Design cordic, start of the top module:
module cordic (
    input clk,
    input rst_n,
    input start,
    input [15:0] angle,
    output reg [15:0] cos,
    output reg [15:0] sin
);
Size in the first run: roughly 69 flip-flops, ~17000 sq um of cells after synthesis.
Settings: LEC_CHECK=0, CAP_MARGIN=20, CELL_PAD_IN_SITES_DETAIL_PLACEMENT=2, CELL_PAD_IN_SITES_GLOBAL_PLACEMENT=3, CORE_ASPECT_RATIO=0.95, CORE_MARGIN=2, CORE_UTILIZATION=46, CTS_CLUSTER_DIAMETER=383, CTS_CLUSTER_SIZE=50, GPL_ROUTABILITY_DRIVEN=1, GPL_TIMING_DRIVEN=0, HOLD_SLACK_MARGIN=0.17, MAX_ROUTING_LAYER=met4, SETUP_SLACK_MARGIN=2.19, SLEW_MARGIN=20; clock period 12.6 ns.
run.sh (not shown) runs the stock make flow with config.mk's settings and CLKGATE_MAP_FILE=.
The starting point completed, yet does not pass: negative setup slack.
Then changed:
==> flow/config.mk (replaced) <==
export PLATFORM = sky130hd
export DESIGN_NAME = cordic
export DESIGN_NICKNAME = cordic
export VERILOG_FILES = /design/flow/design.v
export SDC_FILE = /design/flow/constraint.sdc
export NUM_CORES = 4
export LEC_CHECK = 0
export CAP_MARGIN = 20
export CORE_MARGIN = 2
export CORE_UTILIZATION = 40
export SLEW_MARGIN = 20
==> flow/constraint.sdc (replaced) <==
create_clock -name core_clock -period 16.0 [get_ports {clk}]
set_input_delay 3.2000 -clock core_clock [delete_from_list [all_inputs] [get_ports {clk}]]
set_output_delay 3.2000 -clock core_clock [all_outputs]
set_load 0.01 [all_outputs]
After rerunning: This time the run ran to the end with no violations; sequential cell count is unchanged; die size rises by 15%; clock-buffer cell count falls by 1; power falls by 50%; wire length falls by 59%.

Starting RTL as in the previous note.
clock: 13.1 ns
lec_check: 0
cap_margin: 20
core_margin: 2
core_utilization: 72
cts_cluster_diameter: 252
cts_cluster_size: 72
max_routing_layer: met4
place_density_lb_addon: 0.0
setup_slack_margin: 0.66
slew_margin: 20
The baseline completed, yet does not pass: negative setup slack.
Then changed:
--- a/flow/config.mk
+++ b/flow/config.mk
@@ -7,2 +7,3 @@
 export LEC_CHECK = 0
+export ABC_AREA = 1
 export CAP_MARGIN = 20
@@ -10,7 +11,7 @@
 export CORE_UTILIZATION = 72
-export CTS_CLUSTER_DIAMETER = 252
+export CTS_CLUSTER_DIAMETER = 258
 export CTS_CLUSTER_SIZE = 72
-export MAX_ROUTING_LAYER = met4
+export HOLD_SLACK_MARGIN = 0.27
 export PLACE_DENSITY_LB_ADDON = 0.0
-export SETUP_SLACK_MARGIN = 0.66
+export SETUP_SLACK_MARGIN = -0.81
 export SLEW_MARGIN = 20
==> flow/constraint.sdc (replaced) <==
create_clock -name core_clock -period 8.62 [get_ports {clk}]
set_input_delay 1.7240 -clock core_clock [delete_from_list [all_inputs] [get_ports {clk}]]
set_output_delay 1.7240 -clock core_clock [all_outputs]
set_load 0.01 [all_outputs]
Result:
- The changed run finished with negative setup slack left
- routed wire length rose by 19%
- clock power rose by about 55%
- die size fell by 5.4%
Then changed:
--- a/flow/config.mk
+++ b/flow/config.mk
@@ -11,7 +11,4 @@
 export CORE_UTILIZATION = 72
-export CTS_CLUSTER_DIAMETER = 258
-export CTS_CLUSTER_SIZE = 72
-export HOLD_SLACK_MARGIN = 0.27
-export PLACE_DENSITY_LB_ADDON = 0.0
-export SETUP_SLACK_MARGIN = -0.81
+export CTS_CLUSTER_DIAMETER = 364
+export CTS_CLUSTER_SIZE = 100
 export SLEW_MARGIN = 20
==> flow/constraint.sdc (replaced) <==
create_clock -name core_clock -period 11.7 [get_ports {clk}]
set_input_delay 2.3400 -clock core_clock [delete_from_list [all_inputs] [get_ports {clk}]]
set_output_delay 2.3400 -clock core_clock [all_outputs]
set_load 0.01 [all_outputs]
=>
- The changed run ran to the end with violations: negative setup slack
- critical path depth is unchanged
- area after synthesis is unchanged
- design area fell by 2.3%
- global-route usage rose by 0.87 points
- worst setup slack improves by 3.3 ns
- power fell by 32%
- final cell count fell by 1.9%
Then changed:
--- a/flow/config.mk
+++ b/flow/config.mk
@@ -13,2 +13,4 @@
 export CTS_CLUSTER_SIZE = 100
+export PLACE_DENSITY = 0.41
 export SLEW_MARGIN = 20
+export TNS_END_PERCENT = 5
==> flow/constraint.sdc (replaced) <==
create_clock -name core_clock -period 9.06 [get_ports {clk}]
set_input_delay 1.8120 -clock core_clock [delete_from_list [all_inputs] [get_ports {clk}]]
set_output_delay 1.8120 -clock core_clock [all_outputs]
set_load 0.01 [all_outputs]
Result: The changed run reached the layout checks and failed them: negative setup slack; wire length falls by a few percent; register-to-register slack got worse by 2.7 ns; synthesized area stays the same; die area is unchanged; first-iteration DRC count rises by a little under a tenth; fmax is about the same; setup slack got worse by 2.7 ns; global-route usage falls by 1.8 points.
Then changed:
--- a/flow/config.mk
+++ b/flow/config.mk
@@ -13,4 +13,4 @@
 export CTS_CLUSTER_SIZE = 100
-export PLACE_DENSITY = 0.41
+export PLACE_DENSITY = 0.39
+export SETUP_SLACK_MARGIN = -0.66
 export SLEW_MARGIN = 20
-export TNS_END_PERCENT = 5
==> flow/constraint.sdc (replaced) <==
create_clock -name core_clock -period 9.44 [get_ports {clk}]
set_input_delay 1.8880 -clock core_clock [delete_from_list [all_inputs] [get_ports {clk}]]
set_output_delay 1.8880 -clock core_clock [all_outputs]
set_load 0.01 [all_outputs]
The new run reached the layout checks and failed them: negative setup slack.
Worst setup slack is better by 0.38 ns.
Design area grows by a few percent.
Wire length is higher by roughly a tenth.
Utilization grows by 2.3 points.
Via count increases by a few percent.
Synthesized area does not change.
Maximum frequency stays flat.
Die area is unchanged.
Power grows by a few percent.
Clock-buffer cell count is unchanged.
Then changed:
==> flow/config.mk (replaced) <==
export PLATFORM = sky130hd
export DESIGN_NAME = cordic
export DESIGN_NICKNAME = cordic
export VERILOG_FILES = /design/flow/design.v
export SDC_FILE = /design/flow/constraint.sdc
export NUM_CORES = 4
export LEC_CHECK = 0
export CAP_MARGIN = 20
export CORE_MARGIN = 2
export CORE_UTILIZATION = 64
export SLEW_MARGIN = 20
==> flow/constraint.sdc (replaced) <==
create_clock -name core_clock -period 17.1 [get_ports {clk}]
set_input_delay 3.4200 -clock core_clock [delete_from_list [all_inputs] [get_ports {clk}]]
set_output_delay 3.4200 -clock core_clock [all_outputs]
set_load 0.01 [all_outputs]
After rerunning: The changed run passed the timing, DRC and antenna checks; sequential share of layout area came out higher by 0.79 points; routed wire length goes down by a quarter to a third; first-iteration DRC count drops by well over a third; cell area shrinks by a little under a tenth; register-to-register slack gains 6.4 ns; worst hold slack hardly moves; worst setup slack gets better by 6.4 ns; power fell by well over a third.

cordic again, from the RTL that the note above started with.
Design cordic, start of the top module:
module cordic (
    input clk,
    input rst_n,
    input start,
    input [15:0] angle,
    output reg [15:0] cos,
    output reg [15:0] sin
);
    reg [15:0] sampled_angle;
    reg [15:0] inner_angle;
    reg working;
    reg [3:0] state;
    wire [15:0] ei_radian;
    wire [15:0] tanei;
    wire [15:0] new_inner_angle;
    wire [15:0] new_sin;
    wire [15:0] new_cos;
    wire neg;
    always@(posedge clk or negedge rst_n) begin
        if (!rst_n == 1'b1) begin
            sampled_angle <= 16'b0;
        end
        else begin
            if (start == 1'b1) begin
                sampled_angle <= angle;
            end
            else begin
                sampled_angle <= sampled_angle;
            end
        end
    end
    always@(posedge clk or negedge rst_n) begin
        if (!rst_n == 1'b1) begin
            inner_angle <= 16'b0;
        end
        else begin
            if (start == 1'b1) begin
                inner_angle <= 16'b0;
            end
            else begin
                inner_angle <= new_inner_angle;
            end
        end
    end
    always@(posedge clk or negedge rst_n) begin
        if (!rst_n == 1'b1) begin
            working <= 1'b0;
        end
        else begin
            if (start == 1'b1) begin
                working <= 1'b1;
            end
            else begin
                if (state == 4'b1111) begin
                    working <= 1'b0;
                end
                else begin
  ...
Settings: LEC_CHECK=0, CAP_MARGIN=0, CELL_PAD_IN_SITES_DETAIL_PLACEMENT=0, CORE_ASPECT_RATIO=0.5, CORE_MARGIN=2, CORE_UTILIZATION=72, CTS_CLUSTER_DIAMETER=254, CTS_CLUSTER_SIZE=70, GPL_ROUTABILITY_DRIVEN=1, MAX_ROUTING_LAYER=met5, MIN_ROUTING_LAYER=met1, PLACE_DENSITY_LB_ADDON=0.0, SETUP_SLACK_MARGIN=1.16, SLEW_MARGIN=25; clock period 12.9 ns.
The first run ran to the end with violations: negative setup slack.
Then changed:
--- a/flow/config.mk
+++ b/flow/config.mk
@@ -8 +8 @@
-export CAP_MARGIN = 0
+export CAP_MARGIN = 15
@@ -10 +10 @@
-export CORE_ASPECT_RATIO = 0.5
+export CORE_ASPECT_RATIO = 0.66
@@ -13,2 +13,2 @@
-export CTS_CLUSTER_DIAMETER = 254
-export CTS_CLUSTER_SIZE = 70
+export CTS_CLUSTER_DIAMETER = 197
+export CTS_CLUSTER_SIZE = 41
@@ -18 +17,0 @@
-export PLACE_DENSITY_LB_ADDON = 0.0
@@ -20 +19 @@
-export SLEW_MARGIN = 25
+export SLEW_MARGIN = 20
==> flow/constraint.sdc (replaced) <==
create_clock -name core_clock -period 9.71 [get_ports {clk}]
set_input_delay 1.9420 -clock core_clock [delete_from_list [all_inputs] [get_ports {clk}]]
set_output_delay 1.9420 -clock core_clock [all_outputs]
set_load 0.01 [all_outputs]
Effect: The new run finished but fails on negative setup slack; total power is higher by 51%; synthesized area stays the same; via count is higher by 7.6%; first-iteration DRC count is higher by 48%; final cell count is higher by 3.7%; clock-buffer cell count is lower by 1; sequential share of layout area is lower by 0.50 points; routed wire length is higher by 17%; utilization is higher by 5.0 points; worst setup slack gets worse by 3.4 ns.
Then changed:
--- a/flow/config.mk
+++ b/flow/config.mk
@@ -7,0 +8 @@
+export ABC_AREA = 1
@@ -10 +11 @@
-export CORE_ASPECT_RATIO = 0.66
+export CORE_ASPECT_RATIO = 0.5
@@ -12 +13 @@
-export CORE_UTILIZATION = 72
+export CORE_UTILIZATION = 46
@@ -14,2 +15,2 @@
-export CTS_CLUSTER_SIZE = 41
-export GPL_ROUTABILITY_DRIVEN = 1
+export CTS_CLUSTER_SIZE = 96
+export GPL_ROUTABILITY_DRIVEN = 0
@@ -17,0 +19 @@
+export PLACE_DENSITY_LB_ADDON = 0.06
@@ -19,0 +22 @@
+export TNS_END_PERCENT = 20
==> flow/constraint.sdc (replaced) <==
create_clock -name core_clock -period 15.8 [get_ports {clk}]
set_input_delay 3.1600 -clock core_clock [delete_from_list [all_inputs] [get_ports {clk}]]
set_output_delay 3.1600 -clock core_clock [all_outputs]
set_load 0.01 [all_outputs]
After rerunning: The changed run finished clean. Hold slack got worse by 0.026 ns. Clock power falls by 33%. Clock-buffer cell count stays the same.
Then changed:
==> flow/config.mk (replaced) <==
export PLATFORM = sky130hd
export DESIGN_NAME = cordic
export DESIGN_NICKNAME = cordic
export VERILOG_FILES = /design/flow/design.v
export SDC_FILE = /design/flow/constraint.sdc
export NUM_CORES = 4
export LEC_CHECK = 0
export CAP_MARGIN = 5
export CELL_PAD_IN_SITES_DETAIL_PLACEMENT = 0
export CORE_ASPECT_RATIO = 0.82
export CORE_MARGIN = 9
export CORE_UTILIZATION = 22
export CTS_CLUSTER_DIAMETER = 197
export CTS_CLUSTER_SIZE = 18
export GPL_ROUTABILITY_DRIVEN = 1
export GPL_TIMING_DRIVEN = 0
export MAX_ROUTING_LAYER = met4
export MIN_ROUTING_LAYER = met2
export PLACE_DENSITY_LB_ADDON = 0.25
export SETUP_SLACK_MARGIN = 1.16
export SLEW_MARGIN = 15
Result: Combinational power came out higher by about 25%. Non-clock buffer count came out higher by 139. Area after synthesis came out higher by 5.9%. Power came out higher by 20%. Die area came out higher by 140%. Routed wire length came out higher by about 46%. Count of clock-buffer cells in the layout is unchanged.
Power figures rest on the tool's default switching activity, not on a simulated workload.
